==> job 5245 <==
==> flow/design.v (excerpt) <==
module bnn_layer0 (
    input  wire        clk,
    input  wire        reset_n,
    input  wire        i_run,
    output wire        o_idle,
    output wire        o_done,
    output wire [6:0]  addr_input,
    output wire        ce_input,
    input  wire [27:0] q_input,
    output wire [1:0]  addr_weight,
    output wire        ce_weight,
    input  wire [26:0] q_weight,
    output wire [6:0]  addr_output,
    output wire        we_output,
    output wire [25:0] d_output
);
Settings: LEC_CHECK=0, CAP_MARGIN=20, CELL_PAD_IN_SITES_GLOBAL_PLACEMENT=0, CORE_ASPECT_RATIO=0.95, CORE_MARGIN=2, CORE_UTILIZATION=72, CTS_CLUSTER_DIAMETER=191, CTS_CLUSTER_SIZE=13, PLACE_DENSITY_LB_ADDON=0.2, SETUP_SLACK_MARGIN=1.35, SLEW_MARGIN=20, TNS_END_PERCENT=20; clock period 5.12 ns.
run.sh (not shown) runs the stock make flow with config.mk's settings and CLKGATE_MAP_FILE=.
==> inputs of job 5272, as changes to job 5245 <==
- ABC_AREA: default -> 1
- CAP_MARGIN: 20 -> 15
- CELL_PAD_IN_SITES_DETAIL_PLACEMENT: default -> 0
- CELL_PAD_IN_SITES_GLOBAL_PLACEMENT: 0 -> 1
- CORE_ASPECT_RATIO: 0.95 -> default
- CORE_MARGIN: 2 -> 10
- CORE_UTILIZATION: 72 -> 32
- CTS_CLUSTER_DIAMETER: 191 -> default
- CTS_CLUSTER_SIZE: 13 -> 31
- GPL_ROUTABILITY_DRIVEN: default -> 0
- GPL_TIMING_DRIVEN: default -> 0
- MAX_ROUTING_LAYER: default -> met4
- PLACE_DENSITY_LB_ADDON: 0.2 -> 0.22
- SETUP_SLACK_MARGIN: 1.35 -> 0.04
- TNS_END_PERCENT: 20 -> default
==> flow/constraint.sdc (replaced) <==
create_clock -name core_clock -period 4.31 [get_ports {clk}]
set_input_delay 0.8620 -clock core_clock [delete_from_list [all_inputs] [get_ports {clk}]]
set_output_delay 0.8620 -clock core_clock [all_outputs]
set_load 0.01 [all_outputs]
==> comparison <==
Job 5245 completed and failed the layout checks on setup timing. Job 5272 ran to the end with violations: setup timing.
In power, job 5272 is at 3.2 times the value of job 5245.
Between job 5272 and job 5245, the lower clock skew is in job 5245 (gap 19 ps).
Of job 5245 and job 5272, job 5272 has the higher worst hold slack (gap 130 ps).
Between job 5245 and job 5272, the lower setup slack is in job 5272 (gap 960 ps).
Against job 5272, the fmax of job 5245 is higher by about 2.8%.
In job 5272 the register-to-register slack is worse than in job 5245, by 960 ps.


==> wip/violet: inputs <==
bnn_layer0 again, from the RTL that the note above started with.
export LEC_CHECK = 0
export CAP_MARGIN = 35
export CORE_MARGIN = 2
export CORE_UTILIZATION = 72
export CTS_CLUSTER_DIAMETER = 97
export CTS_CLUSTER_SIZE = 20
export PLACE_DENSITY = 0.64
export SETUP_SLACK_MARGIN = -0.39
export SLEW_MARGIN = 5
create_clock -name core_clock -period 4.34 [get_ports {clk}]
==> wip/raven: changes against wip/violet <==
CAP_MARGIN = 20   (was 35)
CTS_CLUSTER_DIAMETER = not set   (was 97)
CTS_CLUSTER_SIZE = not set   (was 20)
PLACE_DENSITY = 0.66   (was 0.64)
SETUP_SLACK_MARGIN = 0.76   (was -0.39)
SLEW_MARGIN = 20   (was 5)
==> flow/constraint.sdc (replaced) <==
create_clock -name core_clock -period 4.55 [get_ports {clk}]
set_input_delay 0.9100 -clock core_clock [delete_from_list [all_inputs] [get_ports {clk}]]
set_output_delay 0.9100 -clock core_clock [all_outputs]
set_load 0.01 [all_outputs]
==> wip/amber: changes against wip/violet <==
CAP_MARGIN = 20   (was 35)
CORE_UTILIZATION = 12   (was 72)
CTS_CLUSTER_DIAMETER = not set   (was 97)
CTS_CLUSTER_SIZE = not set   (was 20)
PLACE_DENSITY = 0.6   (was 0.64)
SETUP_SLACK_MARGIN = not set   (was -0.39)
SLEW_MARGIN = 20   (was 5)
==> flow/constraint.sdc (replaced) <==
create_clock -name core_clock -period 9.2 [get_ports {clk}]
set_input_delay 1.8400 -clock core_clock [delete_from_list [all_inputs] [get_ports {clk}]]
set_output_delay 1.8400 -clock core_clock [all_outputs]
set_load 0.01 [all_outputs]
==> summary of the runs <==
- Sequential share of layout area: wip/amber is lower than wip/violet (4.1 points).
- The highest setup slack belongs to wip/amber, the lowest to wip/violet.
- Of wip/raven and wip/violet, wip/raven has the higher clock-buffer cell count (gap 111).
- Between wip/violet and wip/raven, the lower worst hold slack is in wip/violet (gap 31 ps).
- The lowest register-to-register slack belongs to wip/violet, the highest to wip/amber.
- wip/raven produced a layout that fails on setup timing. wip/violet completed, yet does not pass: setup timing. wip/amber passed the timing, DRC and antenna checks.
- Design area: wip/amber > wip/raven > wip/violet.
- Of wip/amber and wip/violet, wip/amber has the higher critical path depth (gap 1).
- Global-route usage: wip/raven > wip/violet > wip/amber.
- Sequential cell count is the same in wip/amber and wip/violet.
- In wip/amber the core utilization is lower than in wip/violet, by 65 points.
- Die area is the same in wip/violet and wip/raven.


==> inputs of run a <==
Starting RTL as in the previous note.
clock: 5.44 ns
lec_check: 0
cap_margin: 20
core_margin: 2
core_utilization: 40
place_density: 0.6
setup_slack_margin: 1.2
slew_margin: 20
==> run b: changes against run a <==
--- a/flow/config.mk
+++ b/flow/config.mk
@@ -8,6 +8,6 @@
 export CAP_MARGIN = 20
+export CORE_ASPECT_RATIO = 0.81
 export CORE_MARGIN = 2
 export CORE_UTILIZATION = 40
-export PLACE_DENSITY = 0.6
-export SETUP_SLACK_MARGIN = 1.2
 export SLEW_MARGIN = 20
+export TNS_END_PERCENT = 60
==> flow/constraint.sdc (replaced) <==
create_clock -name core_clock -period 3.81 [get_ports {clk}]
set_input_delay 0.7620 -clock core_clock [delete_from_list [all_inputs] [get_ports {clk}]]
set_output_delay 0.7620 -clock core_clock [all_outputs]
set_load 0.01 [all_outputs]
==> comparison table <==
	run b	run a
Result of the run	complete, but fails checks	no timing/DRC/antenna violations
Layout check failures	negative setup slack	-
Final number of setup-violating endpoints	104	0
Global-route usage over all layers	21.1%	20.6%
Chip Height	403 um	447 um
Clock period minus final worst setup slack	5.14 ns	5.16 ns
Layout non-clock buf frac	4.72%	2.78%
Antenna Diode Count	2	3
Multi-input combinational area share	41.4%	41.9%
Met2 demand-to-capacity share in global routing	31.3%	32.3%
Tool warning count	58	83
Switching Share	22.1%	22.4%
Net switching power of the design	7.11 mW	5.12 mW
Routed length on met1	99900 um	92700 um
Non-clock buffers	448	244
Global-route track usage on met3	4.03%	3.12%
Detailed placement HPWL	141000 um	131000 um
Class of the most critical hold timing path	flip-flop to flip-flop	input port to asynchronous set/reset pin
Power density over cell area	353 mW/mm^2	256 mW/mm^2
Total clock buffers created by CTS	157	167
Core outline area	0.195 sq mm	0.195 sq mm
Detailed-route via count	47500	46800
Floorplan-stage core utilization	40.2%	40.3%


==> wip/onyx: inputs <==
Starting RTL as in the previous note.
// bnn_layer0
module bnn_layer0 (
    input  wire        clk,
    input  wire        reset_n,
    input  wire        i_run,
    output wire        o_idle,
    output wire        o_done,
    output wire [6:0]  addr_input,
    output wire        ce_input,
    input  wire [27:0] q_input,
    output wire [1:0]  addr_weight,
    output wire        ce_weight,
    input  wire [26:0] q_weight,
    output wire [6:0]  addr_output,
    output wire        we_output,
    output wire [25:0] d_output
);
Settings: LEC_CHECK=0, CAP_MARGIN=20, CELL_PAD_IN_SITES_GLOBAL_PLACEMENT=0, CORE_ASPECT_RATIO=0.95, CORE_MARGIN=2, CORE_UTILIZATION=72, CTS_CLUSTER_DIAMETER=96, CTS_CLUSTER_SIZE=13, PLACE_DENSITY_LB_ADDON=0.2, SETUP_SLACK_MARGIN=0.66, SLEW_MARGIN=20, TNS_END_PERCENT=75; clock period 5.12 ns.
==> inputs of wip/lagoon, as changes to wip/onyx <==
- CELL_PAD_IN_SITES_GLOBAL_PLACEMENT: 0 -> default
- CORE_ASPECT_RATIO: 0.95 -> default
- CORE_UTILIZATION: 72 -> 40
- CTS_CLUSTER_DIAMETER: 96 -> default
- CTS_CLUSTER_SIZE: 13 -> default
- PLACE_DENSITY: default -> 0.6
- PLACE_DENSITY_LB_ADDON: 0.2 -> default
- SETUP_SLACK_MARGIN: 0.66 -> default
- TNS_END_PERCENT: 75 -> default
==> flow/constraint.sdc (replaced) <==
create_clock -name core_clock -period 6.0 [get_ports {clk}]
set_input_delay 1.2000 -clock core_clock [delete_from_list [all_inputs] [get_ports {clk}]]
set_output_delay 1.2000 -clock core_clock [all_outputs]
set_load 0.01 [all_outputs]
==> notes <==
- wip/onyx produced a layout that fails on setup timing. wip/lagoon completed with no timing, DRC or antenna violations.
- Against wip/lagoon, the worst setup slack of wip/onyx is lower by 0.67 ns.
- Of wip/onyx and wip/lagoon, wip/lagoon has the higher critical path depth (gap 1).
- Against wip/onyx, the wire length of wip/lagoon is larger by 4.5%.
- In wip/lagoon the combinational power is smaller than in wip/onyx, by about 15%.
- Cell count: wip/lagoon is higher than wip/onyx (about 16%).
- Of wip/onyx and wip/lagoon, wip/onyx has the higher first-iteration DRC count (gap about 28%, measured against wip/lagoon).
- In sequential cell count, wip/onyx and wip/lagoon do not differ.
- In wip/onyx the count of clock-buffer cells in the layout is lower than in wip/lagoon, by 92.
- Global-route usage: wip/onyx is higher than wip/lagoon (14 points).
- In area after synthesis, wip/onyx and wip/lagoon do not differ.


==> build 68: inputs <==
Starting RTL as in the previous note.
make LEC_CHECK=0 CAP_MARGIN=0 CELL_PAD_IN_SITES_GLOBAL_PLACEMENT=0 CORE_ASPECT_RATIO=0.72 CORE_MARGIN=2 CORE_UTILIZATION=72 CTS_CLUSTER_DIAMETER=191 CTS_CLUSTER_SIZE=14 PLACE_DENSITY=0.65 SETUP_SLACK_MARGIN=1.35 SLEW_MARGIN=20 TNS_END_PERCENT=100 finish   # period 5.14 ns
==> trial 11: changes against build 68 <==
CAP_MARGIN = 20   (was 0)
CELL_PAD_IN_SITES_GLOBAL_PLACEMENT = default   (was 0)
CORE_ASPECT_RATIO = default   (was 0.72)
CORE_UTILIZATION = 68   (was 72)
CTS_CLUSTER_DIAMETER = default   (was 191)
CTS_CLUSTER_SIZE = default   (was 14)
PLACE_DENSITY = 0.6   (was 0.65)
SETUP_SLACK_MARGIN = default   (was 1.35)
TNS_END_PERCENT = default   (was 100)
==> flow/constraint.sdc (replaced) <==
create_clock -name core_clock -period 9.2 [get_ports {clk}]
set_input_delay 1.8400 -clock core_clock [delete_from_list [all_inputs] [get_ports {clk}]]
set_output_delay 1.8400 -clock core_clock [all_outputs]
set_load 0.01 [all_outputs]
==> notes <==
- In build 68 the clock-buffer cell count is lower than in trial 11, by 75.
- Trial 11 produced a clean layout. Build 68 completed and failed the layout checks on negative setup slack.
- Between build 68 and trial 11, the lower worst hold slack is in build 68 (gap 260 ps).
- In trial 11 the sequential share of layout area is lower than in build 68, by 0.33 points.
- In trial 11 the maximum frequency is smaller than in build 68, by about 2.7%.
- Between trial 11 and build 68, the lower worst setup slack is in build 68 (gap 3900 ps).
- Clock skew is about the same in trial 11 and build 68.
- Utilization: build 68 is higher than trial 11 (4.1 points).
- In synthesized cell count, trial 11 and build 68 do not differ.


==> inputs of v25 <==
Starting RTL as in the previous note.
==> flow/config.mk <==
export PLATFORM = sky130hd
export DESIGN_NAME = bnn_layer0
export DESIGN_NICKNAME = bnn_layer0
export VERILOG_FILES = /design/flow/design.v
export SDC_FILE = /design/flow/constraint.sdc
export NUM_CORES = 4
export LEC_CHECK = 0
export CAP_MARGIN = 20
export CORE_MARGIN = 2
export CORE_UTILIZATION = 72
export CTS_CLUSTER_DIAMETER = 97
export CTS_CLUSTER_SIZE = 20
export PLACE_DENSITY = 0.6
export SETUP_SLACK_MARGIN = 0.65
export SLEW_MARGIN = 20
==> flow/constraint.sdc <==
create_clock -name core_clock -period 4.66 [get_ports {clk}]
set_input_delay 0.9320 -clock core_clock [delete_from_list [all_inputs] [get_ports {clk}]]
set_output_delay 0.9320 -clock core_clock [all_outputs]
set_load 0.01 [all_outputs]
==> v20 (differences from v25) <==
==> flow/config.mk (replaced) <==
export PLATFORM = sky130hd
export DESIGN_NAME = bnn_layer0
export DESIGN_NICKNAME = bnn_layer0
export VERILOG_FILES = /design/flow/design.v
export SDC_FILE = /design/flow/constraint.sdc
export NUM_CORES = 4
export LEC_CHECK = 0
export ABC_AREA = 1
export CAP_MARGIN = 35
export CELL_PAD_IN_SITES_DETAIL_PLACEMENT = 1
export CORE_MARGIN = 2
export CORE_UTILIZATION = 40
export GPL_ROUTABILITY_DRIVEN = 0
export MAX_ROUTING_LAYER = met4
export PLACE_DENSITY_LB_ADDON = 0.12
export SLEW_MARGIN = 20
==> flow/constraint.sdc (replaced) <==
create_clock -name core_clock -period 6.0 [get_ports {clk}]
set_input_delay 1.2000 -clock core_clock [delete_from_list [all_inputs] [get_ports {clk}]]
set_output_delay 1.2000 -clock core_clock [all_outputs]
set_load 0.01 [all_outputs]
==> comparison table <==
quantity	v25	v20
Final non-filler cell total	8,154	11,900
Source of the worst register-to-register timing path	u_bnn_layer.u_bnn_core.r_xnor_result[21][17]	u_bnn_layer.u_bnn_core.r_xnor_result[7][17]
Wire length on met2	90,700 um	144,000 um
Area of all placed cells without fillers	85,400 um2	89,300 um2
Storage cell area	36,900 um2	36,900 um2
Crit path capture	u_bnn_layer.u_bnn_core.r_popcnt_result[21][4]	u_bnn_layer.u_bnn_core.r_popcnt_result[7][4]
Starting Density	72.4%	40.3%
Design Power	20.8 mW	42.7 mW
Final worst clock skew	0.0265 ns	0.0232 ns
Final net count	7,487	9,852
Largest fanout on the critical path	2	3
Count of cells along the worst register-to-register path	17	19
Wire length of the first global-routing pass	291,000 um	451,000 um
Number of buffers and inverters on the critical path	4	6
Status	complete, but fails checks	complete, no violations
Reasons for failing layout checks	setup timing	-
Biggest Area Class	logic gates	sequential cells
F_max	194 MHz	190 MHz
Cell Area, Placed	81,800 um2	83,400 um2
CTS buffer count	83	172


==> inputs of 12-08 <==
Starting RTL as in the previous note.
export LEC_CHECK = 0
export ABC_AREA = 1
export CAP_MARGIN = 30
export CELL_PAD_IN_SITES_GLOBAL_PLACEMENT = 0
export CORE_ASPECT_RATIO = 1.67
export CORE_MARGIN = 2
export CORE_UTILIZATION = 52
export CTS_CLUSTER_DIAMETER = 130
export MAX_ROUTING_LAYER = met5
export MIN_ROUTING_LAYER = met1
export PLACE_DENSITY_LB_ADDON = 0.28
export SLEW_MARGIN = 20
create_clock -name core_clock -period 7.78 [get_ports {clk}]
==> 12-13 (differences from 12-08) <==
- ABC_AREA: 1 -> default
- CAP_MARGIN: 30 -> 10
- CELL_PAD_IN_SITES_GLOBAL_PLACEMENT: 0 -> 3
- CORE_ASPECT_RATIO: 1.67 -> 0.55
- CORE_MARGIN: 2 -> 8
- CORE_UTILIZATION: 52 -> 54
- CTS_CLUSTER_DIAMETER: 130 -> 198
- CTS_CLUSTER_SIZE: default -> 34
- GPL_TIMING_DRIVEN: default -> 0
- HOLD_SLACK_MARGIN: default -> 0.18
- MAX_ROUTING_LAYER: met5 -> default
- MIN_ROUTING_LAYER: met1 -> met2
- PLACE_DENSITY_LB_ADDON: 0.28 -> 0.15
- SETUP_SLACK_MARGIN: default -> 0.48
- TNS_END_PERCENT: default -> 65
==> flow/constraint.sdc (replaced) <==
create_clock -name core_clock -period 5.16 [get_ports {clk}]
set_input_delay 1.0320 -clock core_clock [delete_from_list [all_inputs] [get_ports {clk}]]
set_output_delay 1.0320 -clock core_clock [all_outputs]
set_load 0.01 [all_outputs]
==> 04-05 (differences from 12-08) <==
- CAP_MARGIN: 30 -> 15
- CELL_PAD_IN_SITES_GLOBAL_PLACEMENT: 0 -> default
- CORE_ASPECT_RATIO: 1.67 -> default
- CORE_UTILIZATION: 52 -> 72
- CTS_CLUSTER_DIAMETER: 130 -> 372
- CTS_CLUSTER_SIZE: default -> 10
- HOLD_SLACK_MARGIN: default -> -0.08
- MAX_ROUTING_LAYER: met5 -> default
- MIN_ROUTING_LAYER: met1 -> default
- PLACE_DENSITY: default -> 0.6
- PLACE_DENSITY_LB_ADDON: 0.28 -> default
==> flow/constraint.sdc (replaced) <==
create_clock -name core_clock -period 2.63 [get_ports {clk}]
set_input_delay 0.5260 -clock core_clock [delete_from_list [all_inputs] [get_ports {clk}]]
set_output_delay 0.5260 -clock core_clock [all_outputs]
set_load 0.01 [all_outputs]
==> qor summary <==
metric                                                                                                     12-08                                          04-05                     12-13
Arrival time at the worst endpoint                                                                       5.89 ns                                        5.70 ns                         -
Routed met1 length                                                                                      94200 µm                                       95200 µm                         -
Number of routed nets with antenna violations                                                                  0                                              0                         -
Hold Path End                                                                        u_bnn_layer.c_state_read[0]            u_bnn_layer.u_bnn_core.r_weight[17]                         -
Source-to-sink clock delay at the later pin of the worst-skew pair                                       0.84 ns                                        0.80 ns                         -
Number of ordinary and repair buffers in the finished layout                                                 209                                            538                         -
Clock transition at the registers of the reported paths                                                  0.07 ns                                        0.06 ns                         -
Number of cells in the yosys synthesis report                                                               9114                                           9114                      6621
Part of the power in combinational logic                                                                   0.461                                          0.568                         -
DRT Wirelength                                                                                         267000 µm                                      270000 µm                         -
Final core area utilization                                                                                0.575                                          0.817                         -
Final RePlAce weighted congestion                                                                          0.939                                          0.999                      1.05
Capture point of the worst path                                     u_bnn_layer.u_bnn_core.r_popcnt_result[7][4]  u_bnn_layer.u_bnn_core.r_popcnt_result[14][4]                         -
RR Startpoint                                                        u_bnn_layer.u_bnn_core.r_xnor_result[7][17]   u_bnn_layer.u_bnn_core.r_xnor_result[14][17]                         -
Final period util                                                                                          0.670                                           1.93                         -
Setup slack at placement                                                                                 2.55 ns                                       -2.41 ns                 -0.202 ns
Number of multi-input combinational cells                                                                   5755                                           5755                         -
Result of the run                                                               no timing/DRC/antenna violations                                failed layout checks       did not finish
Stage where the flow stopped                                                                                   -                                              -  global routing (5_1_grt)
Reasons for failing layout checks                                                                              -                           negative setup slack                         -
Chip width                                                                                                307 µm                                         337 µm                    530 µm
Path depth of the worst reg2reg path                                                                          19                                             18                         -
Unique cell types                                                                                             38                                             38                        61
Int Pwr                                                                                                 19300 µW                                       66800 µW                         -
Sequential cell area                                                                                   36900 µm²                                      36900 µm²                         -
Mean routed wirelength per cell                                                                          24.1 µm                                        24.7 µm                         -
Cts bufs inserted                                                                                            142                                            165                        49
Power figures rest on the tool's default switching activity, not on a simulated workload.
